===== flow/run.sh =====
#!/bin/bash
# the make line also repeats each setting of config.mk as NAME=value (left out here)
make -C /OpenROAD-flow-scripts/flow DESIGN_CONFIG=/design/flow/config.mk WORK_HOME=/design/flow/orfs CLKGATE_MAP_FILE= finish

===== flow/config.mk =====
export PLATFORM = sky130hd
export DESIGN_NAME = inexact_filter
export DESIGN_NICKNAME = inexact_filter
export VERILOG_FILES = /design/flow/design.v
export SDC_FILE = /design/flow/constraint.sdc
export NUM_CORES = 4
export LEC_CHECK = 0
export ABC_AREA = 0
export CAP_MARGIN = 20
export CELL_PAD_IN_SITES_DETAIL_PLACEMENT = 2
export CORE_MARGIN = 2
export CORE_UTILIZATION = 40
export GPL_ROUTABILITY_DRIVEN = 0
export GPL_TIMING_DRIVEN = 0
export MAX_ROUTING_LAYER = met4
export MIN_ROUTING_LAYER = met1
export SETUP_SLACK_MARGIN = 1.93
export SLEW_MARGIN = 25
export TNS_END_PERCENT = 40

===== flow/constraint.sdc =====
create_clock -name core_clock -period 11.0 [get_ports {clk}]
set_input_delay 2.2000 -clock core_clock [delete_from_list [all_inputs] [get_ports {clk}]]
set_output_delay 2.2000 -clock core_clock [all_outputs]
set_load 0.01 [all_outputs]

===== flow/design.v =====
`timescale 1ns / 1ps
module EC(
input H0,L0,EC_prev,H1,  
output EC_out,EC_next 
    );
wire w;  
assign w = ~(H0 | L0);
assign EC_next = (w & EC_prev);
assign EC_out = (EC_next & H1);
endmodule
`timescale 1ns / 1ps
module TBC(
input X0,X1,Y0,Y1,  
output H,L  
    );
assign H = ((X0) & (!Y1)) | (X1 & (!Y1)) | (X1 & (!Y0));
assign L = (!X1) & Y1;
endmodule
`timescale 1ns / 1ps
module mux8bit(
input sel,
input [7:0]I1,I0,
output [7:0]Y
    );
assign Y = sel ? I1 : I0;
endmodule
`timescale 1ns / 1ps
module TDS(
input [7:0]P0,P1,P2,
output [7:0]Min,Med,Max
    );
wire [20:0]w;
wire [5:0]EC_next;
wire [8:0]EC_out;
wire [2:0]mux_sel;
wire [7:0]Temp_max,Temp_min_1,Temp_min_2;
TBC TBC_1_MSB_67(.X0(P0[6]),.X1(P0[7]),.Y0(P1[6]),.Y1(P1[7]),.H(w[0]),.L(w[1]));
TBC TBC_1_BITS45(.X0(P0[4]),.X1(P0[5]),.Y0(P1[4]),.Y1(P1[5]),.H(w[2]),.L(w[3]));
TBC TBC_1_BITS23(.X0(P0[2]),.X1(P0[3]),.Y0(P1[2]),.Y1(P1[3]),.H(w[4]),.L(w[5]));
TBC TBC_1_LSB_01(.X0(P0[0]),.X1(P0[1]),.Y0(P1[0]),.Y1(P1[1]),.H(w[6]),.L());
EC EC_1_MSB_45(.H0(w[0]),.L0(w[1]),.EC_prev(1'b1),.H1(w[2]),.EC_next(EC_next[0]),.EC_out(EC_out[0]));
EC EC_1_BITS23(.H0(w[2]),.L0(w[3]),.EC_prev(EC_next[0]),.H1(w[4]),.EC_next(EC_next[1]),.EC_out(EC_out[1]));
EC EC_1_LSB_01(.H0(w[4]),.L0(w[5]),.EC_prev(EC_next[1]),.H1(w[6]),.EC_next(),.EC_out(EC_out[2]));
assign mux_sel[0] = EC_out[0] | EC_out[1] | EC_out[2] | w[0];  
mux8bit m_1_min(.sel(mux_sel[0]),.I1(P1),.I0(P0),.Y(Temp_min_1));
mux8bit m_1_max(.sel(mux_sel[0]),.I1(P0),.I0(P1),.Y(Temp_max));
TBC TBC_2_MSB_67(.X0(Temp_max[6]),.X1(Temp_max[7]),.Y0(P2[6]),.Y1(P2[7]),.H(w[7]),.L(w[8]));
TBC TBC_2_BITS45(.X0(Temp_max[4]),.X1(Temp_max[5]),.Y0(P2[4]),.Y1(P2[5]),.H(w[9]),.L(w[10]));
TBC TBC_2_BITS23(.X0(Temp_max[2]),.X1(Temp_max[3]),.Y0(P2[2]),.Y1(P2[3]),.H(w[11]),.L(w[12]));
TBC TBC_2_LSB_01(.X0(Temp_max[0]),.X1(Temp_max[1]),.Y0(P2[0]),.Y1(P2[1]),.H(w[13]),.L());
EC EC_2_MSB_45(.H0(w[7]),.L0(w[8]),.EC_prev(1'b1),.H1(w[9]),.EC_next(EC_next[2]),.EC_out(EC_out[3]));
EC EC_2_BITS23(.H0(w[9]),.L0(w[10]),.EC_prev(EC_next[2]),.H1(w[11]),.EC_next(EC_next[3]),.EC_out(EC_out[4]));
EC EC_2_LSB_01(.H0(w[11]),.L0(w[12]),.EC_prev(EC_next[3]),.H1(w[13]),.EC_next(),.EC_out(EC_out[5]));
assign mux_sel[1] = EC_out[3] | EC_out[4] | EC_out[5] | w[7];
mux8bit m_2_min(.sel(mux_sel[1]),.I1(P2),.I0(Temp_max),.Y(Temp_min_2));
mux8bit m_2_max(.sel(mux_sel[1]),.I1(Temp_max),.I0(P2),.Y(Max));  
TBC TBC_3_MSB_67(.X0(Temp_min_1[6]),.X1(Temp_min_1[7]),.Y0(Temp_min_2[6]),.Y1(Temp_min_2[7]),.H(w[14]),.L(w[15]));
TBC TBC_3_BITS45(.X0(Temp_min_1[4]),.X1(Temp_min_1[5]),.Y0(Temp_min_2[4]),.Y1(Temp_min_2[5]),.H(w[16]),.L(w[17]));
TBC TBC_3_BITS23(.X0(Temp_min_1[2]),.X1(Temp_min_1[3]),.Y0(Temp_min_2[2]),.Y1(Temp_min_2[3]),.H(w[18]),.L(w[19]));
TBC TBC_3_LSB_01(.X0(Temp_min_1[0]),.X1(Temp_min_1[1]),.Y0(Temp_min_2[0]),.Y1(Temp_min_2[1]),.H(w[20]),.L());
EC EC_3_MSB_45(.H0(w[14]),.L0(w[15]),.EC_prev(1'b1),.H1(w[16]),.EC_next(EC_next[4]),.EC_out(EC_out[6]));
EC EC_3_BITS23(.H0(w[16]),.L0(w[17]),.EC_prev(EC_next[4]),.H1(w[18]),.EC_next(EC_next[5]),.EC_out(EC_out[7]));
EC EC_3_LSB_01(.H0(w[18]),.L0(w[19]),.EC_prev(EC_next[5]),.H1(w[20]),.EC_next(),.EC_out(EC_out[8]));
assign mux_sel[2] = EC_out[6] | EC_out[7] | EC_out[8] | w[14];
mux8bit m_3_min(.sel(mux_sel[2]),.I1(Temp_min_2),.I0(Temp_min_1),.Y(Min));  
mux8bit m_3_max(.sel(mux_sel[2]),.I1(Temp_min_1),.I0(Temp_min_2),.Y(Med));  
endmodule
`timescale 1ns / 1ps
module inexact_filter
# (parameter COUNT= 256) 
(input [7:0] Pixel_in,
input  clk,
output [7:0] Median
);
    reg [7:0]  line_buff1 [COUNT-1:0];
    reg [7:0]  line_buff2 [COUNT-1:0];
    reg [7:0]  R1_Max,R1_Med,R1_Min,R2_Max,R2_Med,R2_Min,Buffer_reg;
    wire [7:0] Min,Max,Med,Last_Max,Last_Med,Last_Min;
    integer i;
    always @(posedge clk)begin
    Buffer_reg <= Pixel_in;
    end
    always @ (posedge clk)
    begin
    line_buff2[COUNT-1] <= Buffer_reg;
    line_buff1[COUNT-1] <= line_buff2[0];
    for ( i=0 ; i<COUNT-1; i=i+1 )
        line_buff2[i] <= line_buff2[i+1];
    for ( i=0 ; i<COUNT-1; i=i+1 )
         line_buff1[i] <= line_buff1[i+1];
    end 
    TDS tds1_1(.P0(line_buff1[0]),.P1(line_buff2[0]),.P2(Buffer_reg),.Min(Min),.Max(Max),.Med(Med));
    always @(posedge clk) begin
    R1_Max <= Max;
    R1_Med <= Med;
    R1_Min <= Min;
    end
    always @(posedge clk) begin
    R2_Max <= R1_Max;
    R2_Med <= R1_Med;
    R2_Min <= R1_Min;
    end
    TDS tds2_1(.P0(Max),.P1(R1_Max),.P2(R2_Max),.Min(Last_Min),.Max(),.Med());
    TDS tds2_2(.P0(Med),.P1(R1_Med),.P2(R2_Med),.Min(),.Max(),.Med(Last_Med));
    TDS tds2_3(.P0(Min),.P1(R1_Min),.P2(R2_Min),.Min(),.Max(Last_Max),.Med());
    TDS tds_f(.P0(Last_Min),.P1(Last_Med),.P2(Last_Max),.Min(),.Max(),.Med(Median));
    endmodule

==> results of run 1 <==
repair_timing:
action | 4_1_cts | 5_1_grt
resized | 294 | 87
gates cloned | 1 | 0
setup endpoints to repair | 8 | 8
pin swaps | 63 | 40
hold buffers | 0 | 0
buffers inserted | 79 | 38
through the flow:
stage	worst slack (ps)	util [%]
6_report	-5450	49.2
5_1_grt	-4860	49.2
4_1_cts	-517	48.8
3_5_place_dp	-1470	42.1
3_3_place_gp	-271	42.1
2_1_floorplan	1850	-
metal layers:
layer  track usage, %  vias to the layer above  wire (um)
li1                 -                    17333          -
met1             24.8                    22329     117000
met2             50.6                     3056     191000
met3             6.19                     1859      29600
met4             14.4                        0      29600
met5                -                        -          0
layout make-up:
| cell class | instances | area (um^2) |
|---|---|---|
| well taps | 2958 | 3700 |
| flip-flops and latches | 4152 | 83200 |
| repair buffers | 134 | 1220 |
| diodes | 77 | 193 |
| fillers | 19428 | 112000 |
| clock inverters | 123 | 1510 |
| plain buffers | 53 | 460 |
| clock buffers | 564 | 11400 |
| multi-input cells | 757 | 6370 |
| inverters | 46 | 173 |
==> node_exporter_impl.prom, run 1 <==
# HELP chip_impl_metric Flow report values
# TYPE chip_impl_metric gauge
chip_impl_info{name="result_of_the_run",value="finished with violations"} 1
chip_impl_info{name="layout.failed_checks",value="capacitance limit, slew limit, setup timing"} 1
chip_impl_info{name="critical_path_launch_point_type",value="flip-flop"} 1
chip_impl_metric{name="seq_power_share",unit="%"} 48.7
chip_impl_metric{name="synth_seq_share",unit="%"} 93.8
chip_impl_info{name="cts-root-buf",value="clkbuf_16"} 1
chip_impl_metric{name="clk_pin_slew",unit="ps"} 80
chip_impl_info{name="tritoncts",value="built"} 1
chip_impl_info{name="path_delay_family",value="AND-OR/OR-AND gates"} 1
chip_impl_metric{name="finalSetupViolations",unit=""} 8
chip_impl_info{name="hold_path_startpoint",value="line_buff2[181][7]"} 1
chip_impl_info{name="hp_class",value="flip-flop to flip-flop"} 1
chip_impl_metric{name="number_of_detailed_route_iterations_in_the_first_pass",unit=""} 11
chip_impl_metric{name="power_per_cell_area",unit="nW/um^2"} 288
chip_impl_metric{name="syn_to_final_growth",unit="%"} 22.2
chip_impl_metric{name="clk_latency",unit="ps"} 1020
chip_impl_metric{name="yosys.area_share.simple",unit="%"} 1.85
chip_impl_info{name="critPathCaptureType",value="output port"} 1
chip_impl_metric{name="synth_area_in_compound_gates",unit="%"} 3.02
chip_impl_metric{name="switching_share",unit="%"} 25.3
chip_impl_metric{name="worst_slew_margin_rel",unit="%"} -45.6
chip_impl_metric{name="clk_pwr_share",unit="%"} 49.0
chip_impl_metric{name="timing.hold.worst_path_depth",unit=""} 0
chip_impl_metric{name="chip_area",unit="um^2"} 225000
chip_impl_metric{name="timing.final.crit_period",unit="ps"} 16450
chip_impl_metric{name="antenna_found_initial",unit=""} 22
chip_impl_metric{name="openroad.warnings",unit=""} 31
chip_impl_metric{name="yosys.area_share.adder",unit="%"} 0.0113
chip_impl_metric{name="cp.buffers_inverters",unit=""} 9
chip_impl_metric{name="maxClockFrequency",unit="MHz"} 60.8
chip_impl_metric{name="finish.net_count",unit=""} 5540
chip_impl_metric{name="grt-ovfl-total",unit=""} 0
chip_impl_metric{name="rows",unit=""} 172
chip_impl_info{name="largest_cells_by_area_after_synthesis",value="dfxtp_1, mux2i_1, nand2_1, a21oi_1, o21ai_0"} 1
chip_impl_metric{name="post-layout-total-power",unit="mW"} 31.2
chip_impl_metric{name="timing.clock.skew",unit="ps"} 81.0
chip_impl_metric{name="wire_per_inst",unit="um"} 41.5
chip_impl_metric{name="ys_chip_area",unit="um^2"} 88600
chip_impl_metric{name="netlist_instances",unit=""} 5008
chip_impl_metric{name="synthesis.yosys.warnings",unit=""} 5
chip_impl_info{name="most_used_standard_cell_by_instance_count_after_synthesis",value="dfxtp_1"} 1
chip_impl_metric{name="grt_util_all_layers",unit="%"} 26.8
chip_impl_metric{name="synthDominantCellAreaShare",unit="%"} 93.8
chip_impl_metric{name="via_per_inst",unit=""} 5.03
chip_impl_metric{name="dpl_cell_area",unit="um^2"} 92500
chip_impl_metric{name="synth.lib_cells_used.distinct",unit=""} 103
chip_impl_metric{name="core",unit="um^2"} 220000
chip_impl_metric{name="worst_slew_pin_slew",unit="ps"} 2180
chip_impl_metric{name="reported_combinational_group_power",unit="mW"} 0.713
chip_impl_metric{name="ys.flops",unit=""} 4152
chip_impl_metric{name="muxShareOfSynthArea",unit="%"} 0.775
chip_impl_metric{name="final.setup.worst_slack",unit="ps"} -5450
chip_impl_metric{name="num_vias",unit=""} 44577
chip_impl_info{name="ys.flop_type",value="dfxtp_1"} 1
chip_impl_info{name="critical_path.slowest_cell",value="a21oi_1"} 1
chip_impl_info{name="worst_r2r_startpoint",value="line_buff2[0][5]"} 1
chip_impl_metric{name="timing.critical_path.required",unit="ps"} 8800
chip_impl_metric{name="io-pin-count",unit=""} 17
chip_impl_metric{name="clk_path_buf_depth",unit=""} 4
chip_impl_metric{name="htreeDepth",unit=""} 5
chip_impl_metric{name="worst_path_largest_cell_delay",unit="ps"} 1660
chip_impl_metric{name="period_used_share",unit="%"} 150
chip_impl_metric{name="drcViolationCount",unit=""} 0
chip_impl_metric{name="number_of_port_buffers",unit=""} 16
chip_impl_info{name="synth.cells.most_frequent",value="dfxtp_1, nand2_1, nor2_1"} 1
chip_impl_info{name="min_delay_worst_endpoint",value="line_buff2[180][7]"} 1
chip_impl_metric{name="grt_start_max_net_pins",unit=""} 17
chip_impl_metric{name="die_height",unit="um"} 475
chip_impl_metric{name="p_clk",unit="mW"} 15.3
chip_impl_info{name="setup.worst_path.end",value="Median[0]"} 1
chip_impl_metric{name="power.static_leakage",unit="nW"} 43.1
chip_impl_info{name="synthTopLogicFamily",value="AND-OR/OR-AND gates"} 1
chip_impl_info{name="worstReg2RegEnd",value="R1_Max[3]"} 1
chip_impl_metric{name="path_depth",unit=""} 32
chip_impl_metric{name="die_width",unit="um"} 475
chip_impl_metric{name="worst_ep_arrival_time",unit="ps"} 14250
chip_impl_metric{name="p_switching",unit="mW"} 7.89
chip_impl_metric{name="fp-utilization",unit="%"} 40.3
chip_impl_metric{name="timing_max_transition_violations_final",unit=""} 21
chip_impl_info{name="maxPowerGroup",value="clock"} 1
chip_impl_metric{name="clock-sinks",unit=""} 4152
chip_impl_metric{name="vias_in_the_first_global_route",unit=""} 47841
chip_impl_metric{name="timing.max_cap.violations",unit=""} 7
chip_impl_metric{name="detailedPlacementHpwl",unit="um"} 121000
chip_impl_metric{name="enable_flop_cells",unit=""} 0
chip_impl_metric{name="final.setup.tns",unit="ps"} -41120
chip_impl_info{name="crit_top_cell",value="buf_6"} 1
chip_impl_metric{name="pg_seq",unit="mW"} 15.2
chip_impl_info{name="worst-setup-path-type",value="flip-flop to output port"} 1
chip_impl_metric{name="hold-worst-slack",unit="ps"} 265
chip_impl_metric{name="synth.yosys.num_cells",unit=""} 5008
chip_impl_metric{name="combinationalPowerShare",unit="%"} 2.3
chip_impl_metric{name="share_of_async_settable_or_async_resettable_flops_after_synthesis",unit="%"} 0
chip_impl_metric{name="place.detailed.instances",unit=""} 7982
chip_impl_metric{name="p_int",unit="mW"} 23.3
chip_impl_metric{name="grt_first_pass_wirelength",unit="um"} 406000
chip_impl_metric{name="setup.reg_to_reg.worst_slack",unit="ps"} 5220
chip_impl_metric{name="route.antenna.remaining_nets",unit=""} 0
chip_impl_metric{name="first_iter_violations",unit=""} 5524
chip_impl_metric{name="final_cell_area",unit="um^2"} 108000
chip_impl_metric{name="synth_nets",unit=""} 5017
chip_impl_metric{name="hold_violations",unit=""} 0
chip_impl_metric{name="final_cell_count_no_fill",unit=""} 8864
chip_impl_metric{name="peakVddDrop",unit="mV"} 0.289
chip_impl_metric{name="worst_reg_to_reg_cells",unit=""} 12
chip_impl_metric{name="path_max_fanout",unit=""} 10
chip_impl_info{name="yosysTopAreaCell",value="dfxtp_1"} 1
chip_impl_info{name="cp-startpoint",value="line_buff2[0][5]"} 1
chip_impl_metric{name="totalWireLength",unit="um"} 368000
chip_impl_metric{name="synth.avg_cell_area",unit="um^2"} 17.7
chip_impl_metric{name="cts_buf_count",unit=""} 387
chip_impl_metric{name="combined_area_of_all_synthesized_cells",unit="um^2"} 88600
chip_impl_info{name="rsz0062_at_grt",value="yes"} 1
chip_impl_metric{name="yosys.area_share.xor_xnor",unit="%"} 0.0198
==> inputs of run 2 (changes only) <==
Settings changed: ABC_AREA 0 to not set, CAP_MARGIN 20 to 10, CELL_PAD_IN_SITES_DETAIL_PLACEMENT 2 to not set, CORE_UTILIZATION 40 to 70, CTS_CLUSTER_SIZE set to 34, GPL_ROUTABILITY_DRIVEN 0 to not set, GPL_TIMING_DRIVEN 0 to not set, MAX_ROUTING_LAYER met4 to not set, MIN_ROUTING_LAYER met1 to not set, SETUP_SLACK_MARGIN 1.93 to not set, SLEW_MARGIN 25 to 20, TNS_END_PERCENT 40 to not set.
Clock period 11.0 ns to 8.75 ns, I/O delays scaled along.
==> run 2 against run 1 <==
Effect of this change:
- the run now fails in 4_1_cts
- synthesized area unchanged
- die size decreased by 43%
- synthesized cell count unchanged
==> node_exporter_impl.prom, run 2 <==
# HELP chip_impl_metric Physical implementation figures
# TYPE chip_impl_metric gauge
chip_impl_metric{name="synthesis.yosys.warnings",unit=""} 5
chip_impl_metric{name="synth.avg_cell_area",unit="um^2"} 17.7
chip_impl_info{name="largest_cells_by_area_after_synthesis",value="dfxtp_1, mux2i_1, nand2_1, a21oi_1, o21ai_0"} 1
chip_impl_info{name="synthTopLogicFamily",value="AND-OR/OR-AND gates"} 1
chip_impl_metric{name="die_height",unit="um"} 360
chip_impl_info{name="synth.cells.most_frequent",value="dfxtp_1, nand2_1, nor2_1"} 1
chip_impl_info{name="lastStage",value="4_1_cts"} 1
chip_impl_metric{name="netlist_instances",unit=""} 5008
chip_impl_metric{name="combined_area_of_all_synthesized_cells",unit="um^2"} 88600
chip_impl_metric{name="core",unit="um^2"} 126000
chip_impl_metric{name="share_of_async_settable_or_async_resettable_flops_after_synthesis",unit="%"} 0
chip_impl_metric{name="synthDominantCellAreaShare",unit="%"} 93.8
chip_impl_info{name="result_of_the_run",value="did not finish"} 1
chip_impl_metric{name="yosys.area_share.adder",unit="%"} 0.0113
chip_impl_metric{name="muxShareOfSynthArea",unit="%"} 0.775
chip_impl_info{name="most_used_standard_cell_by_instance_count_after_synthesis",value="dfxtp_1"} 1
chip_impl_metric{name="synth_area_in_compound_gates",unit="%"} 3.02
chip_impl_metric{name="number_of_port_buffers",unit=""} 16
chip_impl_metric{name="synth.yosys.num_cells",unit=""} 5008
chip_impl_metric{name="fp-utilization",unit="%"} 70.6
chip_impl_info{name="yosysTopAreaCell",value="dfxtp_1"} 1
chip_impl_metric{name="io-pin-count",unit=""} 17
chip_impl_metric{name="detailedPlacementHpwl",unit="um"} 71000
chip_impl_metric{name="synth_seq_share",unit="%"} 93.8
chip_impl_info{name="flow.first_error",value="[ERROR DPL-0033] detailed placement checks failed during check placement."} 1
chip_impl_metric{name="enable_flop_cells",unit=""} 0
chip_impl_metric{name="synth.lib_cells_used.distinct",unit=""} 103
chip_impl_metric{name="finalWeightedCongestion",unit=""} 0.882
chip_impl_metric{name="yosys.area_share.xor_xnor",unit="%"} 0.0198
chip_impl_info{name="ys.flop_type",value="dfxtp_1"} 1
chip_impl_metric{name="dpl_cell_area",unit="um^2"} 92900
chip_impl_metric{name="yosys.area_share.simple",unit="%"} 1.85
chip_impl_metric{name="ys.flops",unit=""} 4152
chip_impl_metric{name="ys_chip_area",unit="um^2"} 88600
chip_impl_metric{name="rows",unit=""} 130
chip_impl_metric{name="chip_area",unit="um^2"} 129000
chip_impl_metric{name="die_width",unit="um"} 360
chip_impl_metric{name="synth_nets",unit=""} 5017
[run 2: per-stage QoR]
| step | power [mW] | setup slack [ps] | cells | hold slack [ps] |
|---|---|---|---|---|
| 3_5_place_dp | 20.0 | -1180 | 6913 | 312 |
| 2_1_floorplan | 19.7 | 0.908 | 5008 | 310 |
| 3_3_place_gp | 20.0 | -1120 | 6913 | 310 |
==> inputs of run 3 (changes only) <==
Settings changed: ABC_AREA set to 1, CAP_MARGIN 10 to 20, CORE_UTILIZATION 70 to 72, CTS_CLUSTER_SIZE 34 to 15, GPL_ROUTABILITY_DRIVEN set to 0, PLACE_DENSITY_LB_ADDON set to 0.02, SETUP_SLACK_MARGIN set to 1.04.
Clock period 8.75 ns to 4.22 ns, I/O delays scaled along.
==> run 3 against run 2 <==
Effect of this change:
- the run again fails in 4_1_cts
- synthesized cell count decreased by 0.82%
- die size down 4.3%
- synthesized area decreased by 1.6%
==> node_exporter_impl.prom, run 3 <==
# HELP chip_impl_metric Physical implementation figures
# TYPE chip_impl_metric gauge
chip_impl_metric{name="ys.flops",unit=""} 4152
chip_impl_metric{name="synth.lib_cells_used.distinct",unit=""} 40
chip_impl_info{name="most_used_standard_cell_by_instance_count_after_synthesis",value="dfxtp_1"} 1
chip_impl_info{name="ys.flop_type",value="dfxtp_1"} 1
chip_impl_info{name="yosysTopAreaCell",value="dfxtp_1"} 1
chip_impl_metric{name="yosys.area_share.xor_xnor",unit="%"} 0
chip_impl_metric{name="chip_area",unit="um^2"} 124000
chip_impl_metric{name="fp-utilization",unit="%"} 72.7
chip_impl_metric{name="dpl_cell_area",unit="um^2"} 91800
chip_impl_metric{name="number_of_port_buffers",unit=""} 16
chip_impl_metric{name="io-pin-count",unit=""} 17
chip_impl_metric{name="yosys.area_share.simple",unit="%"} 2.72
chip_impl_metric{name="synth.yosys.num_cells",unit=""} 4967
chip_impl_metric{name="synth_seq_share",unit="%"} 95.4
chip_impl_metric{name="enable_flop_cells",unit=""} 0
chip_impl_metric{name="ys_chip_area",unit="um^2"} 87200
chip_impl_info{name="largest_cells_by_area_after_synthesis",value="dfxtp_1, nand2_1, inv_1, nand3_1, nand2_2"} 1
chip_impl_metric{name="combined_area_of_all_synthesized_cells",unit="um^2"} 87200
chip_impl_info{name="result_of_the_run",value="did not finish"} 1
chip_impl_info{name="synthTopLogicFamily",value="simple AND/OR/NAND/NOR gates"} 1
chip_impl_metric{name="synth.avg_cell_area",unit="um^2"} 17.5
chip_impl_metric{name="place_ws",unit="ps"} -3550
chip_impl_info{name="synth.cells.most_frequent",value="dfxtp_1, nand2_1, inv_1"} 1
chip_impl_metric{name="synth_nets",unit=""} 4976
chip_impl_metric{name="rows",unit=""} 127
chip_impl_metric{name="detailedPlacementHpwl",unit="um"} 52900
chip_impl_metric{name="synthDominantCellAreaShare",unit="%"} 95.4
chip_impl_metric{name="synthesis.yosys.warnings",unit=""} 5
chip_impl_metric{name="muxShareOfSynthArea",unit="%"} 0
chip_impl_metric{name="die_width",unit="um"} 352
chip_impl_metric{name="netlist_instances",unit=""} 4967
chip_impl_info{name="lastStage",value="4_1_cts"} 1
chip_impl_metric{name="yosys.area_share.adder",unit="%"} 0
chip_impl_info{name="flow.first_error",value="[ERROR DPL-0033] detailed placement checks failed during check placement."} 1
chip_impl_metric{name="core",unit="um^2"} 120000
chip_impl_metric{name="share_of_async_settable_or_async_resettable_flops_after_synthesis",unit="%"} 0
chip_impl_metric{name="synth_area_in_compound_gates",unit="%"} 1.07
chip_impl_metric{name="die_height",unit="um"} 352
==> run 3: per-stage QoR <==
step                utilization, %  total power, mW  hold slack (ps)  instances
global placement              76.5             41.3              310       6900
floorplan                        -             40.8              310       4967
detailed placement            76.5             41.3              312       6900
==> inputs of run 4 (changes only) <==
Settings changed: CORE_MARGIN 2 to 9, CORE_UTILIZATION 72 to 40, CTS_CLUSTER_DIAMETER set to 349, CTS_CLUSTER_SIZE 15 to not set, GPL_ROUTABILITY_DRIVEN 0 to 1, HOLD_SLACK_MARGIN set to -0.01, MIN_ROUTING_LAYER set to met2, PLACE_DENSITY_LB_ADDON 0.02 to 0.2, SETUP_SLACK_MARGIN 1.04 to -0.02, SLEW_MARGIN 20 to 5.
Clock period 4.22 ns to 11.0 ns, I/O delays scaled along.
==> run 4 against run 3 <==
Effect of this change:
- now clean on timing, DRC and antenna
- synthesized cell count stayed put
- die size grew 90%
- synthesized area is the same
==> node_exporter_impl.prom, run 4 <==
# HELP chip_impl_metric Flow report values
# TYPE chip_impl_metric gauge
chip_impl_info{name="result_of_the_run",value="timing/DRC/antenna clean"} 1
chip_impl_metric{name="share_of_async_settable_or_async_resettable_flops_after_synthesis",unit="%"} 0
chip_impl_metric{name="grt_util_all_layers",unit="%"} 13.0
chip_impl_metric{name="period_used_share",unit="%"} 95.7
chip_impl_metric{name="postCtsHoldBufs",unit=""} 0
chip_impl_metric{name="synth.yosys.num_cells",unit=""} 4967
chip_impl_metric{name="clk_latency",unit="ps"} 940
chip_impl_info{name="rsz0062_at_grt",value="yes"} 1
chip_impl_metric{name="power.static_leakage",unit="nW"} 42.4
chip_impl_metric{name="hold-worst-slack",unit="ps"} 242
chip_impl_metric{name="seq_power_share",unit="%"} 53.0
chip_impl_metric{name="io-pin-count",unit=""} 17
chip_impl_metric{name="finalWeightedCongestion",unit=""} 0.724
chip_impl_metric{name="synthesis.yosys.warnings",unit=""} 5
chip_impl_metric{name="clk_pin_slew",unit="ps"} 60
chip_impl_metric{name="layout.core_utilization",unit="%"} 48.4
chip_impl_metric{name="timing.max_cap.violations",unit=""} 0
chip_impl_info{name="highest_layer",value="met4"} 1
chip_impl_metric{name="routedLengthMet1",unit="um"} 0
chip_impl_metric{name="grt-ovfl-total",unit=""} 0
chip_impl_info{name="worstReg2RegEnd",value="R1_Min[7]"} 1
chip_impl_metric{name="totalWireLength",unit="um"} 102000
chip_impl_metric{name="first_iter_violations",unit=""} 2138
chip_impl_metric{name="finalSetupViolations",unit=""} 0
chip_impl_metric{name="wl_met3",unit="um"} 44400
chip_impl_metric{name="maxClockFrequency",unit="MHz"} 95.0
chip_impl_info{name="maxPowerGroup",value="registers"} 1
chip_impl_metric{name="place_ws",unit="ps"} 539
chip_impl_metric{name="core",unit="um^2"} 216000
chip_impl_info{name="yosysTopAreaCell",value="dfxtp_1"} 1
chip_impl_metric{name="enable_flop_cells",unit=""} 0
chip_impl_metric{name="layout.filler_cells",unit=""} 18167
chip_impl_info{name="synthTopLogicFamily",value="simple AND/OR/NAND/NOR gates"} 1
chip_impl_metric{name="grt_start_max_net_pins",unit=""} 25
chip_impl_info{name="hp_class",value="flip-flop to flip-flop"} 1
chip_impl_info{name="worst_r2r_startpoint",value="line_buff1[0][3]"} 1
chip_impl_metric{name="worst_ep_arrival_time",unit="ps"} 8330
chip_impl_metric{name="vias_in_the_first_global_route",unit=""} 50711
chip_impl_metric{name="clock-sinks",unit=""} 4152
chip_impl_info{name="worst-setup-path-type",value="flip-flop to output port"} 1
chip_impl_metric{name="route.antenna.remaining_nets",unit=""} 0
chip_impl_metric{name="p_clk",unit="mW"} 13.2
chip_impl_metric{name="cts_buf_count",unit=""} 392
chip_impl_metric{name="yosys.area_share.adder",unit="%"} 0
chip_impl_metric{name="worst_slew_margin_rel",unit="%"} 42.0
chip_impl_info{name="tritoncts",value="built"} 1
chip_impl_metric{name="number_of_detailed_route_iterations_in_the_first_pass",unit=""} 8
chip_impl_metric{name="syn_to_final_growth",unit="%"} 19.7
chip_impl_info{name="cts-root-buf",value="clkbuf_16"} 1
chip_impl_info{name="crit_top_cell",value="nand2_1"} 1
chip_impl_metric{name="die_height",unit="um"} 485
chip_impl_metric{name="synth.avg_cell_area",unit="um^2"} 17.5
chip_impl_metric{name="combinationalPowerShare",unit="%"} 1.0
chip_impl_metric{name="final.setup.worst_slack",unit="ps"} 472
chip_impl_metric{name="antenna_found_initial",unit=""} 0
chip_impl_metric{name="via_per_inst",unit=""} 5.00
chip_impl_metric{name="ys_chip_area",unit="um^2"} 87200
chip_impl_metric{name="setup.reg_to_reg.worst_slack",unit="ps"} 7810
chip_impl_metric{name="switching_share",unit="%"} 18.7
chip_impl_metric{name="chip_area",unit="um^2"} 235000
chip_impl_info{name="synth.cells.most_frequent",value="dfxtp_1, nand2_1, inv_1"} 1
chip_impl_metric{name="number_of_port_buffers",unit=""} 16
chip_impl_metric{name="timing.critical_path.required",unit="ps"} 8800
chip_impl_info{name="most_used_standard_cell_by_instance_count_after_synthesis",value="dfxtp_1"} 1
chip_impl_metric{name="synth_nets",unit=""} 4976
chip_impl_metric{name="yosys.area_share.simple",unit="%"} 2.72
chip_impl_metric{name="openroad.warnings",unit=""} 28
chip_impl_metric{name="pg_seq",unit="mW"} 15.1
chip_impl_info{name="critical_path.slowest_cell",value="clkdlybuf4s50_1"} 1
chip_impl_metric{name="wire_per_inst",unit="um"} 12.0
chip_impl_metric{name="worst_path_largest_cell_delay",unit="ps"} 540
chip_impl_metric{name="worst_slew_pin_slew",unit="ps"} 860
chip_impl_info{name="critPathCaptureType",value="output port"} 1
chip_impl_metric{name="synth.lib_cells_used.distinct",unit=""} 40
chip_impl_metric{name="reported_combinational_group_power",unit="mW"} 0.277
chip_impl_info{name="min_delay_worst_endpoint",value="line_buff1[239][5]"} 1
chip_impl_metric{name="cp.buffers_inverters",unit=""} 6
chip_impl_info{name="largest_cells_by_area_after_synthesis",value="dfxtp_1, nand2_1, inv_1, nand3_1, nand2_2"} 1
chip_impl_metric{name="timing_max_transition_violations_final",unit=""} 0
chip_impl_metric{name="p_int",unit="mW"} 23.2
chip_impl_metric{name="peakVddDrop",unit="mV"} 0.158
chip_impl_metric{name="ys.flops",unit=""} 4152
chip_impl_metric{name="rows",unit=""} 170
chip_impl_metric{name="drcViolationCount",unit=""} 0
chip_impl_metric{name="power_per_cell_area",unit="nW/um^2"} 274
chip_impl_metric{name="muxShareOfSynthArea",unit="%"} 0
chip_impl_metric{name="timing.final.crit_period",unit="ps"} 10530
chip_impl_metric{name="p_switching",unit="mW"} 5.35
chip_impl_metric{name="path_depth",unit=""} 56
chip_impl_info{name="hold_path_startpoint",value="line_buff1[240][5]"} 1
chip_impl_metric{name="htreeDepth",unit=""} 5
chip_impl_metric{name="synth_area_in_compound_gates",unit="%"} 1.07
chip_impl_metric{name="synthDominantCellAreaShare",unit="%"} 95.4
chip_impl_metric{name="yosys.area_share.xor_xnor",unit="%"} 0
chip_impl_metric{name="combined_area_of_all_synthesized_cells",unit="um^2"} 87200
chip_impl_metric{name="grt_first_pass_wirelength",unit="um"} 168000
chip_impl_metric{name="final.setup.tns",unit="ps"} 0
chip_impl_metric{name="clk_path_buf_depth",unit=""} 4
chip_impl_metric{name="detailedPlacementHpwl",unit="um"} 51400
chip_impl_metric{name="timing.hold.worst_path_depth",unit=""} 0
chip_impl_metric{name="dpl_cell_area",unit="um^2"} 90800
chip_impl_metric{name="netlist_instances",unit=""} 4967
chip_impl_metric{name="die_width",unit="um"} 485
chip_impl_metric{name="synth_seq_share",unit="%"} 95.4
chip_impl_metric{name="hold_violations",unit=""} 0
chip_impl_metric{name="finish.net_count",unit=""} 5401
chip_impl_info{name="cp-startpoint",value="line_buff1[0][3]"} 1
chip_impl_metric{name="worst_reg_to_reg_cells",unit=""} 19
chip_impl_metric{name="fp-utilization",unit="%"} 40.4
chip_impl_info{name="path_delay_family",value="simple AND/OR/NAND/NOR gates"} 1
chip_impl_metric{name="num_vias",unit=""} 42635
chip_impl_info{name="setup.worst_path.end",value="Median[3]"} 1
chip_impl_metric{name="met2_length",unit="um"} 52900
chip_impl_metric{name="clk_pwr_share",unit="%"} 46.1
chip_impl_metric{name="path_max_fanout",unit=""} 12
chip_impl_info{name="critical_path_launch_point_type",value="flip-flop"} 1
chip_impl_metric{name="final_cell_area",unit="um^2"} 104000
chip_impl_info{name="ys.flop_type",value="dfxtp_1"} 1
chip_impl_metric{name="timing.clock.skew",unit="ps"} 95.1
run 4: routing by layer:
layer	vias up	global-route usage, %
met5	-	0.0816
met4	0	4.35
met3	471	19.7
met2	9616	13.3
met1	16274	-
li1	16274	-
run 4: repair_timing:
| action | 4_1_cts | 5_1_grt |
|---|---|---|
| gates resized | 7 | 42 |
| setup endpoints to repair | 7 | 8 |
| hold endpoints to repair | 0 | 0 |
| gates cloned | 0 | 6 |
| setup buffers | 0 | 17 |
| pin swaps | 0 | 11 |
run 4: cell type report:
class / count / area, um^2 / share of cell area [%]
Sequential cell: 4152 / 83100 / 79.7
Clock buffer: 561 / 11400 / 11.0
Multi-Input combinational cell: 648 / 3580 / 3.44
Tap cell: 2838 / 3550 / 3.40
Clock inverter: 129 / 1640 / 1.58
Inverter: 158 / 606 / 0.581
Timing Repair Buffer: 40 / 350 / 0.336
Antenna cell: 2 / 5.00 / 0.00480
run 4: stage by stage:
stage          instances  power [mW]
2_1_floorplan       4967        15.6
3_3_place_gp        7813        15.7
3_5_place_dp        7813        15.7
4_1_cts             8503        29.1
5_1_grt             8526        29.8
6_report            8528        28.6
==> inputs of run 5 (changes only) <==
Settings changed: ABC_AREA 1 to not set, CORE_MARGIN 9 to 2, CORE_UTILIZATION 40 to 64, CTS_CLUSTER_DIAMETER 349 to not set, CTS_CLUSTER_SIZE set to 57, GPL_ROUTABILITY_DRIVEN 1 to not set, HOLD_SLACK_MARGIN -0.01 to not set, MIN_ROUTING_LAYER met2 to not set, PLACE_DENSITY_LB_ADDON 0.2 to not set, SETUP_SLACK_MARGIN -0.02 to not set, SLEW_MARGIN 5 to 20.
Clock period 11.0 ns to 9.03 ns, I/O delays scaled along.
==> run 5 against run 4 <==
Effect of this change:
- now fails the layout checks on setup timing
- synthesized area grew 1.6%
- sequential share of layout area fell by 1.2 points
- sequential power rose by 23%
- register-to-register slack got worse by 2300 ps
- via count fell by 16%
- final cell count shrank 9.5%
- hold slack gained 1.1 ps
- routed wire length is 41% higher
- die size decreased by 40%
- first-iteration DRC count is 9.7% lower
- final area up 1.5%
- setup slack worse by 1400 ps
==> node_exporter_impl.prom, run 5 <==
# HELP chip_impl_metric Flow report values
# TYPE chip_impl_metric gauge
chip_impl_metric{name="period_used_share",unit="%"} 110
chip_impl_metric{name="io-pin-count",unit=""} 17
chip_impl_metric{name="rows",unit=""} 136
chip_impl_metric{name="via_per_inst",unit=""} 4.62
chip_impl_info{name="critPathCaptureType",value="output port"} 1
chip_impl_metric{name="number_of_port_buffers",unit=""} 16
chip_impl_metric{name="clock-sinks",unit=""} 4152
chip_impl_metric{name="pg_seq",unit="mW"} 18.5
chip_impl_metric{name="seq_power_share",unit="%"} 53.4
chip_impl_metric{name="worst_slew_pin_slew",unit="ps"} 978
chip_impl_metric{name="die_height",unit="um"} 376
chip_impl_info{name="hold_path_startpoint",value="line_buff1[6][1]"} 1
chip_impl_metric{name="totalWireLength",unit="um"} 144000
chip_impl_info{name="min_delay_worst_endpoint",value="line_buff1[5][1]"} 1
chip_impl_metric{name="switching_share",unit="%"} 19.9
chip_impl_info{name="maxPowerGroup",value="registers"} 1
chip_impl_info{name="layout.failed_checks",value="setup timing"} 1
chip_impl_info{name="hp_class",value="flip-flop to flip-flop"} 1
chip_impl_metric{name="yosys.area_share.xor_xnor",unit="%"} 0.0198
chip_impl_metric{name="place.detailed.instances",unit=""} 7045
chip_impl_metric{name="post-layout-total-power",unit="mW"} 34.6
chip_impl_info{name="rsz0062_at_grt",value="yes"} 1
chip_impl_info{name="cp-startpoint",value="line_buff1[0][5]"} 1
chip_impl_metric{name="maxClockFrequency",unit="MHz"} 100
chip_impl_metric{name="worst_slew_margin_rel",unit="%"} 34.3
chip_impl_info{name="path_delay_family",value="AND-OR/OR-AND gates"} 1
chip_impl_metric{name="timing.clock.skew",unit="ps"} 93.0
chip_impl_info{name="critical_path_launch_point_type",value="flip-flop"} 1
chip_impl_metric{name="reported_combinational_group_power",unit="mW"} 0.581
chip_impl_metric{name="worst_path_largest_cell_delay",unit="ps"} 470
chip_impl_metric{name="vias_in_the_first_global_route",unit=""} 40007
chip_impl_metric{name="p_switching",unit="mW"} 6.89
chip_impl_metric{name="grt-ovfl-total",unit=""} 0
chip_impl_metric{name="hold_violations",unit=""} 0
chip_impl_metric{name="timing.max_cap.violations",unit=""} 0
chip_impl_metric{name="postCtsHoldBufs",unit=""} 0
chip_impl_info{name="setup.worst_path.end",value="Median[6]"} 1
chip_impl_metric{name="drcViolationCount",unit=""} 0
chip_impl_metric{name="synth_area_in_compound_gates",unit="%"} 3.02
chip_impl_metric{name="htreeDepth",unit=""} 5
chip_impl_metric{name="final.setup.worst_slack",unit="ps"} -947
chip_impl_metric{name="clk_pin_slew",unit="ps"} 60
chip_impl_info{name="critical_path.slowest_cell",value="or4_4"} 1
chip_impl_metric{name="die_width",unit="um"} 376
chip_impl_metric{name="muxShareOfSynthArea",unit="%"} 0.775
chip_impl_metric{name="setup.reg_to_reg.worst_slack",unit="ps"} 5500
chip_impl_metric{name="openroad.warnings",unit=""} 32
chip_impl_metric{name="clk_pwr_share",unit="%"} 44.9
chip_impl_metric{name="peakVddDrop",unit="mV"} 0.252
chip_impl_info{name="worst-setup-path-type",value="flip-flop to output port"} 1
chip_impl_metric{name="synthesis.yosys.warnings",unit=""} 5
chip_impl_info{name="ys.flop_type",value="dfxtp_1"} 1
chip_impl_metric{name="finish.net_count",unit=""} 5671
chip_impl_metric{name="grt_first_pass_wirelength",unit="um"} 232000
chip_impl_metric{name="p_int",unit="mW"} 27.7
chip_impl_metric{name="path_depth",unit=""} 33
chip_impl_metric{name="synth.lib_cells_used.distinct",unit=""} 103
chip_impl_info{name="crit_top_cell",value="buf_6"} 1
chip_impl_metric{name="clk_latency",unit="ps"} 910
chip_impl_info{name="worst_r2r_startpoint",value="line_buff1[0][5]"} 1
chip_impl_metric{name="synth.avg_cell_area",unit="um^2"} 17.7
chip_impl_metric{name="fp-utilization",unit="%"} 64.4
chip_impl_metric{name="first_iter_violations",unit=""} 1930
chip_impl_metric{name="worst_ep_arrival_time",unit="ps"} 8170
chip_impl_metric{name="syn_to_final_growth",unit="%"} 19.5
chip_impl_info{name="yosysTopAreaCell",value="dfxtp_1"} 1
chip_impl_metric{name="synth.yosys.num_cells",unit=""} 5008
chip_impl_metric{name="yosys.area_share.simple",unit="%"} 1.85
chip_impl_metric{name="layout.core_utilization",unit="%"} 77.0
chip_impl_metric{name="combinationalPowerShare",unit="%"} 1.7
chip_impl_metric{name="cts_buf_count",unit=""} 361
chip_impl_info{name="most_used_standard_cell_by_instance_count_after_synthesis",value="dfxtp_1"} 1
chip_impl_metric{name="hold-worst-slack",unit="ps"} 243
chip_impl_metric{name="synth_seq_share",unit="%"} 93.8
chip_impl_metric{name="number_of_detailed_route_iterations_in_the_first_pass",unit=""} 5
chip_impl_metric{name="grt_start_max_net_pins",unit=""} 18
chip_impl_metric{name="cp.buffers_inverters",unit=""} 9
chip_impl_metric{name="finalSetupViolations",unit=""} 8
chip_impl_metric{name="grt_util_all_layers",unit="%"} 21.1
chip_impl_metric{name="route.antenna.remaining_nets",unit=""} 0
chip_impl_metric{name="final_cell_area",unit="um^2"} 106000
chip_impl_metric{name="synthDominantCellAreaShare",unit="%"} 93.8
chip_impl_metric{name="detailedPlacementHpwl",unit="um"} 59600
chip_impl_metric{name="ys.flops",unit=""} 4152
chip_impl_metric{name="final.setup.tns",unit="ps"} -6290
chip_impl_metric{name="path_max_fanout",unit=""} 8
chip_impl_metric{name="enable_flop_cells",unit=""} 0
chip_impl_metric{name="core",unit="um^2"} 137000
chip_impl_info{name="tritoncts",value="built"} 1
chip_impl_metric{name="timing.hold.worst_path_depth",unit=""} 0
chip_impl_metric{name="timing.critical_path.required",unit="ps"} 7220
chip_impl_metric{name="chip_area",unit="um^2"} 141000
chip_impl_metric{name="power.static_leakage",unit="nW"} 43.2
chip_impl_metric{name="timing_max_transition_violations_final",unit=""} 0
chip_impl_info{name="result_of_the_run",value="finished with violations"} 1
chip_impl_metric{name="worst_reg_to_reg_cells",unit=""} 19
chip_impl_metric{name="synth_nets",unit=""} 5017
chip_impl_info{name="worstReg2RegEnd",value="R1_Med[4]"} 1
chip_impl_metric{name="yosys.area_share.adder",unit="%"} 0.0113
chip_impl_metric{name="timing.final.crit_period",unit="ps"} 9980
chip_impl_metric{name="netlist_instances",unit=""} 5008
chip_impl_metric{name="combined_area_of_all_synthesized_cells",unit="um^2"} 88600
chip_impl_metric{name="wire_per_inst",unit="um"} 18.7
chip_impl_metric{name="p_clk",unit="mW"} 15.5
chip_impl_metric{name="finalWeightedCongestion",unit=""} 0.843
chip_impl_metric{name="ys_chip_area",unit="um^2"} 88600
chip_impl_metric{name="num_vias",unit=""} 35663
chip_impl_info{name="cts-root-buf",value="clkbuf_16"} 1
chip_impl_metric{name="share_of_async_settable_or_async_resettable_flops_after_synthesis",unit="%"} 0
chip_impl_metric{name="antenna_found_initial",unit=""} 2
chip_impl_metric{name="layout.filler_cells",unit=""} 6994
chip_impl_info{name="largest_cells_by_area_after_synthesis",value="dfxtp_1, mux2i_1, nand2_1, a21oi_1, o21ai_0"} 1
chip_impl_metric{name="place_ws",unit="ps"} -740
chip_impl_info{name="synth.cells.most_frequent",value="dfxtp_1, nand2_1, nor2_1"} 1
chip_impl_metric{name="clk_path_buf_depth",unit=""} 4
chip_impl_metric{name="dpl_cell_area",unit="um^2"} 92900
chip_impl_metric{name="final_cell_count_no_fill",unit=""} 7720
chip_impl_info{name="synthTopLogicFamily",value="AND-OR/OR-AND gates"} 1
chip_impl_metric{name="power_per_cell_area",unit="nW/um^2"} 327
-- run 5: cell type report --
type / instances / area [um^2] / area share [%]
antenna: 1 / 2.50 / 0.00236
clock inverter: 136 / 1690 / 1.60
sequential: 4152 / 83100 / 78.5
clock buffer: 490 / 10300 / 9.73
inverter: 46 / 173 / 0.163
tap: 1794 / 2240 / 2.12
timing repair buffer: 342 / 2670 / 2.52
multi-input combinational: 759 / 5660 / 5.35
-- run 5: routing by layer --
layer | up-vias | wire [um] | track usage, %
li1 | 17452 | - | -
met1 | 17282 | 65700 | 28.3
met2 | 659 | 70700 | 35.1
met3 | 270 | 4680 | 3.78
met4 | 0 | 3430 | 6.93
met5 | - | 0 | 0
-- run 5: what timing repair did --
action / in CTS / in global routing
gates resized: 118 / 72
gates cloned: 1 / 1
setup buffers: 33 / 15
setup endpoints to repair: 8 / 8
pin swaps: 37 / 46
==> inputs of run 6 (changes only) <==
Settings changed: CORE_UTILIZATION 64 to 40, CTS_CLUSTER_SIZE 57 to not set.
Clock period 9.03 ns to 11.0 ns, I/O delays scaled along.
==> run 6 against run 5 <==
Effect of this change:
- now clean on timing, DRC and antenna
- hold slack improved by 13 ps
- sequential share of layout area decreased by 1.0 points
- largest power group unchanged
- sequential cell count unchanged
- synthesized area unchanged
- critical path type unchanged
- core utilization decreased by 28 points
==> node_exporter_impl.prom, run 6 <==
# HELP chip_impl_metric Flow report values
# TYPE chip_impl_metric gauge
chip_impl_metric{name="clock-sinks",unit=""} 4152
chip_impl_metric{name="drcViolationCount",unit=""} 0
chip_impl_metric{name="synth_area_in_compound_gates",unit="%"} 3.02
chip_impl_metric{name="die_width",unit="um"} 475
chip_impl_metric{name="share_of_async_settable_or_async_resettable_flops_after_synthesis",unit="%"} 0
chip_impl_metric{name="seq_power_share",unit="%"} 53.2
chip_impl_metric{name="place_ws",unit="ps"} 7.39
chip_impl_info{name="global_route_layer_with_the_greatest_usage",value="met1"} 1
chip_impl_metric{name="final.setup.worst_slack",unit="ps"} 340
chip_impl_metric{name="grt-ovfl-total",unit=""} 0
chip_impl_metric{name="synthesis.yosys.warnings",unit=""} 5
chip_impl_metric{name="timing.hold.worst_path_depth",unit=""} 0
chip_impl_metric{name="peakVddDrop",unit="mV"} 0.212
chip_impl_metric{name="dpl_cell_area",unit="um^2"} 93900
chip_impl_metric{name="clk_pwr_share",unit="%"} 45.2
chip_impl_metric{name="synth_nets",unit=""} 5017
chip_impl_info{name="maxPowerGroup",value="registers"} 1
chip_impl_metric{name="timing.max_cap.violations",unit=""} 0
chip_impl_metric{name="final_cell_area",unit="um^2"} 107000
chip_impl_metric{name="clk_pin_slew",unit="ps"} 60
chip_impl_metric{name="first_iter_violations",unit=""} 1417
chip_impl_metric{name="grt_start_max_net_pins",unit=""} 17
chip_impl_metric{name="reported_combinational_group_power",unit="mW"} 0.477
chip_impl_info{name="rsz0062_at_grt",value="yes"} 1
chip_impl_metric{name="synthDominantCellAreaShare",unit="%"} 93.8
chip_impl_metric{name="io-pin-count",unit=""} 17
chip_impl_info{name="min_delay_worst_endpoint",value="line_buff2[1][0]"} 1
chip_impl_metric{name="path_depth",unit=""} 35
chip_impl_metric{name="finalSetupViolations",unit=""} 0
chip_impl_metric{name="p_int",unit="mW"} 23.1
chip_impl_metric{name="grt_util_all_layers",unit="%"} 10.6
chip_impl_metric{name="grt.met2_usage",unit="%"} 14.6
chip_impl_metric{name="finalWeightedCongestion",unit=""} 0.764
chip_impl_metric{name="p_clk",unit="mW"} 12.9
chip_impl_metric{name="synth.yosys.num_cells",unit=""} 5008
chip_impl_metric{name="period_used_share",unit="%"} 96.9
chip_impl_metric{name="setup.reg_to_reg.worst_slack",unit="ps"} 7460
chip_impl_info{name="worstReg2RegEnd",value="R1_Min[2]"} 1
chip_impl_metric{name="worst_slew_margin_rel",unit="%"} 57.2
chip_impl_metric{name="detailedPlacementHpwl",unit="um"} 63800
chip_impl_metric{name="power.static_leakage",unit="nW"} 43.1
chip_impl_metric{name="fp-utilization",unit="%"} 40.3
chip_impl_metric{name="ys.flops",unit=""} 4152
chip_impl_info{name="critPathCaptureType",value="output port"} 1
chip_impl_metric{name="num_vias",unit=""} 34633
chip_impl_metric{name="maxClockFrequency",unit="MHz"} 93.8
chip_impl_metric{name="cp.buffers_inverters",unit=""} 10
chip_impl_info{name="synth.cells.most_frequent",value="dfxtp_1, nand2_1, nor2_1"} 1
chip_impl_metric{name="pg_seq",unit="mW"} 15.2
chip_impl_info{name="crit_top_cell",value="buf_6"} 1
chip_impl_metric{name="worst_path_largest_cell_delay",unit="ps"} 460
chip_impl_metric{name="grt_first_pass_wirelength",unit="um"} 194000
chip_impl_metric{name="ys_chip_area",unit="um^2"} 88600
chip_impl_metric{name="combinationalPowerShare",unit="%"} 1.7
chip_impl_metric{name="final.setup.tns",unit="ps"} 0
chip_impl_info{name="critical_path_launch_point_type",value="flip-flop"} 1
chip_impl_info{name="most_used_standard_cell_by_instance_count_after_synthesis",value="dfxtp_1"} 1
chip_impl_metric{name="p_switching",unit="mW"} 5.44
chip_impl_metric{name="yosys.area_share.xor_xnor",unit="%"} 0.0198
chip_impl_info{name="hold_path_startpoint",value="line_buff2[2][0]"} 1
chip_impl_info{name="yosysTopAreaCell",value="dfxtp_1"} 1
chip_impl_metric{name="totalWireLength",unit="um"} 118000
chip_impl_metric{name="switching_share",unit="%"} 19.1
chip_impl_metric{name="synth.lib_cells_used.distinct",unit=""} 103
chip_impl_metric{name="yosys.area_share.adder",unit="%"} 0.0113
chip_impl_metric{name="core",unit="um^2"} 220000
chip_impl_metric{name="synth.avg_cell_area",unit="um^2"} 17.7
chip_impl_metric{name="worst_ep_arrival_time",unit="ps"} 8460
chip_impl_metric{name="finish.net_count",unit=""} 5625
chip_impl_metric{name="grt.met3_usage",unit="%"} 2.95
chip_impl_metric{name="timing.clock.skew",unit="ps"} 72.8
chip_impl_metric{name="openroad.warnings",unit=""} 29
chip_impl_metric{name="yosys.area_share.simple",unit="%"} 1.85
chip_impl_info{name="synthTopLogicFamily",value="AND-OR/OR-AND gates"} 1
chip_impl_metric{name="timing.critical_path.required",unit="ps"} 8800
chip_impl_metric{name="die_height",unit="um"} 475
chip_impl_metric{name="wire_per_inst",unit="um"} 13.3
chip_impl_metric{name="worst_slew_pin_slew",unit="ps"} 640
chip_impl_info{name="critical_path.slowest_cell",value="or4_1"} 1
chip_impl_metric{name="number_of_port_buffers",unit=""} 16
chip_impl_metric{name="syn_to_final_growth",unit="%"} 21.1
chip_impl_metric{name="antenna_found_initial",unit=""} 1
chip_impl_metric{name="final_cell_count_no_fill",unit=""} 8859
chip_impl_metric{name="number_of_detailed_route_iterations_in_the_first_pass",unit=""} 5
chip_impl_metric{name="netlist_instances",unit=""} 5008
chip_impl_metric{name="use_met1",unit="%"} 15.7
chip_impl_metric{name="cts_buf_count",unit=""} 379
chip_impl_info{name="worst-setup-path-type",value="flip-flop to output port"} 1
chip_impl_metric{name="clk_latency",unit="ps"} 920
chip_impl_metric{name="timing_max_transition_violations_final",unit=""} 0
chip_impl_metric{name="place.detailed.instances",unit=""} 8159
chip_impl_metric{name="enable_flop_cells",unit=""} 0
chip_impl_info{name="setup.worst_path.end",value="Median[6]"} 1
chip_impl_metric{name="via_per_inst",unit=""} 3.91
chip_impl_info{name="hp_class",value="flip-flop to flip-flop"} 1
chip_impl_metric{name="synth_seq_share",unit="%"} 93.8
chip_impl_metric{name="rows",unit=""} 172
chip_impl_info{name="largest_cells_by_area_after_synthesis",value="dfxtp_1, mux2i_1, nand2_1, a21oi_1, o21ai_0"} 1
chip_impl_info{name="ys.flop_type",value="dfxtp_1"} 1
chip_impl_info{name="path_delay_family",value="AND-OR/OR-AND gates"} 1
chip_impl_metric{name="combined_area_of_all_synthesized_cells",unit="um^2"} 88600
chip_impl_info{name="worst_r2r_startpoint",value="line_buff1[0][5]"} 1
chip_impl_metric{name="hold_violations",unit=""} 0
chip_impl_info{name="result_of_the_run",value="timing/DRC/antenna clean"} 1
chip_impl_metric{name="clk_path_buf_depth",unit=""} 4
chip_impl_metric{name="worst_reg_to_reg_cells",unit=""} 15
chip_impl_metric{name="post-layout-total-power",unit="mW"} 28.5
chip_impl_info{name="cts-root-buf",value="clkbuf_16"} 1
chip_impl_info{name="cp-startpoint",value="line_buff1[0][5]"} 1
chip_impl_info{name="tritoncts",value="built"} 1
chip_impl_metric{name="vias_in_the_first_global_route",unit=""} 35821
chip_impl_metric{name="path_max_fanout",unit=""} 6
chip_impl_metric{name="muxShareOfSynthArea",unit="%"} 0.775
chip_impl_metric{name="route.antenna.remaining_nets",unit=""} 0
chip_impl_metric{name="chip_area",unit="um^2"} 225000
chip_impl_metric{name="timing.final.crit_period",unit="ps"} 10660
chip_impl_metric{name="htreeDepth",unit=""} 5
chip_impl_metric{name="power_per_cell_area",unit="nW/um^2"} 266
-- run 6: what timing repair did --
action	4_1_cts	5_1_grt
setup endpoints to repair	7	7
buffers inserted	11	24
pin swaps	13	34
hold buffers	0	0
resized	45	98
-- run 6: layer usage --
layer,vias to the layer above,routed length [um]
met2,536,46100
met3,295,5500
met4,0,3700
met1,16432,62300
li1,17370,-
met5,-,0
-- run 6: cell type report --
class	instances	area (um^2)
Antenna cell	1	2.50
Clock buffer	532	10900
Clock inverter	133	1700
Fill cell	18372	113000
Inverter	46	173
Multi-Input combinational cell	757	5500
Sequential cell	4152	83100
Tap cell	2958	3700
Timing Repair Buffer	280	2200
-- run 6: per-stage QoR --
step	hold WS, ps	utilization (%)
2_1_floorplan	310	-
3_3_place_gp	310	42.7
3_5_place_dp	312	42.7
4_1_cts	260	48.5
5_1_grt	262	48.8
6_report	256	48.8
==> inputs of run 7 (changes only) <==
Settings changed: ABC_AREA set to 1, CORE_UTILIZATION 40 to 67, CTS_CLUSTER_DIAMETER set to 192.
Clock period 11.0 ns to 6.69 ns, I/O delays scaled along.
==> run 7 against run 6 <==
Effect of this change:
- the layout now fails its checks (setup timing)
- synthesized area fell by 1.6%
- hold slack lost 8.4 ps
- die size is 41% lower
- final cell count fell by 14%
- setup slack worse by 2400 ps
- final area down 2.5%
- sequential cell count is the same
- non-clock buffer count up 47
- global-route usage rose by 9.6 points
- critical endpoint is now Median[3]
- largest power group unchanged
- highest routed layer is now met5
==> node_exporter_impl.prom, run 7 <==
# HELP chip_impl_metric Flow report values
# TYPE chip_impl_metric gauge
chip_impl_info{name="setup.worst_path.end",value="Median[3]"} 1
chip_impl_metric{name="wire_per_inst",unit="um"} 16.9
chip_impl_metric{name="finalSetupViolations",unit=""} 8
chip_impl_metric{name="layout.filler_cells",unit=""} 6031
chip_impl_metric{name="share_of_async_settable_or_async_resettable_flops_after_synthesis",unit="%"} 0
chip_impl_info{name="ys.flop_type",value="dfxtp_1"} 1
chip_impl_metric{name="worst_slew_pin_slew",unit="ps"} 505
chip_impl_metric{name="grt_util_all_layers",unit="%"} 20.3
chip_impl_metric{name="path_depth",unit=""} 60
chip_impl_metric{name="final.setup.tns",unit="ps"} -15810
chip_impl_metric{name="timing.critical_path.required",unit="ps"} 5350
chip_impl_metric{name="netlist_instances",unit=""} 4967
chip_impl_metric{name="clk_latency",unit="ps"} 900
chip_impl_metric{name="yosys.area_share.adder",unit="%"} 0
chip_impl_metric{name="setup.reg_to_reg.worst_slack",unit="ps"} 3430
chip_impl_metric{name="htreeDepth",unit=""} 5
chip_impl_metric{name="synthDominantCellAreaShare",unit="%"} 95.4
chip_impl_metric{name="grt-ovfl-total",unit=""} 0
chip_impl_metric{name="detailedPlacementHpwl",unit="um"} 49800
chip_impl_metric{name="totalWireLength",unit="um"} 130000
chip_impl_metric{name="number_of_detailed_route_iterations_in_the_first_pass",unit=""} 5
chip_impl_info{name="hp_class",value="flip-flop to flip-flop"} 1
chip_impl_metric{name="worst_path_largest_cell_delay",unit="ps"} 400
chip_impl_info{name="path_delay_family",value="simple AND/OR/NAND/NOR gates"} 1
chip_impl_metric{name="path_max_fanout",unit=""} 8
chip_impl_metric{name="chip_area",unit="um^2"} 133000
chip_impl_info{name="critical_path.slowest_cell",value="dfxtp_1"} 1
chip_impl_metric{name="peakVddDrop",unit="mV"} 0.331
chip_impl_metric{name="synth.yosys.num_cells",unit=""} 4967
chip_impl_metric{name="worst_slew_margin_rel",unit="%"} 66.2
chip_impl_metric{name="antenna_found_initial",unit=""} 1
chip_impl_metric{name="openroad.warnings",unit=""} 33
chip_impl_info{name="worst-setup-path-type",value="flip-flop to output port"} 1
chip_impl_metric{name="clock-sinks",unit=""} 4152
chip_impl_info{name="maxPowerGroup",value="registers"} 1
chip_impl_metric{name="rows",unit=""} 132
chip_impl_metric{name="worst_reg_to_reg_cells",unit=""} 24
chip_impl_info{name="largest_cells_by_area_after_synthesis",value="dfxtp_1, nand2_1, inv_1, nand3_1, nand2_2"} 1
chip_impl_metric{name="pg_seq",unit="mW"} 24.9
chip_impl_metric{name="synth_area_in_compound_gates",unit="%"} 1.07
chip_impl_metric{name="clk_pwr_share",unit="%"} 44.8
chip_impl_metric{name="period_used_share",unit="%"} 131
chip_impl_info{name="layout.failed_checks",value="setup timing"} 1
chip_impl_metric{name="final.setup.worst_slack",unit="ps"} -2050
chip_impl_metric{name="finalWeightedCongestion",unit=""} 0.783
chip_impl_metric{name="muxShareOfSynthArea",unit="%"} 0
chip_impl_metric{name="synth.lib_cells_used.distinct",unit=""} 40
chip_impl_metric{name="ys.flops",unit=""} 4152
chip_impl_metric{name="layout.core_utilization",unit="%"} 80.9
chip_impl_metric{name="p_switching",unit="mW"} 9.15
chip_impl_metric{name="first_iter_violations",unit=""} 1715
chip_impl_info{name="synthTopLogicFamily",value="simple AND/OR/NAND/NOR gates"} 1
chip_impl_metric{name="cts_buf_count",unit=""} 355
chip_impl_info{name="synth.cells.most_frequent",value="dfxtp_1, nand2_1, inv_1"} 1
chip_impl_info{name="most_used_standard_cell_by_instance_count_after_synthesis",value="dfxtp_1"} 1
chip_impl_metric{name="core",unit="um^2"} 129000
chip_impl_metric{name="num_vias",unit=""} 33480
chip_impl_metric{name="fp-utilization",unit="%"} 67.4
chip_impl_metric{name="timing.hold.worst_path_depth",unit=""} 0
chip_impl_info{name="result_of_the_run",value="finished with violations"} 1
chip_impl_info{name="hold_path_startpoint",value="line_buff1[8][6]"} 1
chip_impl_metric{name="cp.buffers_inverters",unit=""} 10
chip_impl_metric{name="enable_flop_cells",unit=""} 0
chip_impl_metric{name="reported_combinational_group_power",unit="mW"} 0.766
chip_impl_metric{name="timing.max_cap.violations",unit=""} 0
chip_impl_metric{name="grt_start_max_net_pins",unit=""} 18
chip_impl_metric{name="clk_path_buf_depth",unit=""} 4
chip_impl_metric{name="synth.avg_cell_area",unit="um^2"} 17.5
chip_impl_metric{name="synth_nets",unit=""} 4976
chip_impl_info{name="rsz0062_at_grt",value="yes"} 1
chip_impl_info{name="worstReg2RegEnd",value="R1_Min[7]"} 1
run 7: stage by stage:
step	hold WS, ps	worst slack (ps)	std cells	cell area [um^2]	power (mW)
2_1_floorplan	310	-423	4967	87200	25.7
3_3_place_gp	310	-1460	6971	91500	26.0
3_5_place_dp	312	-1760	6971	91500	26.0
4_1_cts	245	-2010	7631	104000	46.8
5_1_grt	254	-2670	7646	105000	47.8
6_report	248	-2050	7646	105000	46.4
run 7: final cells by class:
cell class,instances,area (um^2),area share (%)
Inverter,158,611,0.583
Clock inverter,123,1620,1.55
Clock buffer,495,10200,9.78
Sequential cell,4152,83100,79.4
Multi-Input combinational cell,649,4250,4.06
Timing Repair Buffer,327,2630,2.52
Tap cell,1742,2180,2.08
run 7: repair_timing:
action,in CTS,in global routing
gates cloned,7,0
hold buffers,0,0
resized,163,93
setup endpoints to repair,8,8
setup buffers,35,15
pin swaps,86,69
run 7: per-layer routing:
metal	wire, um	track usage (%)	share of wire (%)
met1	58200	26.5	45
met2	64300	34.2	50
met3	3990	4.08	3.1
met4	3050	6.55	2.4
met5	12	0	0.0093
Power and IR drop assume default switching activity.
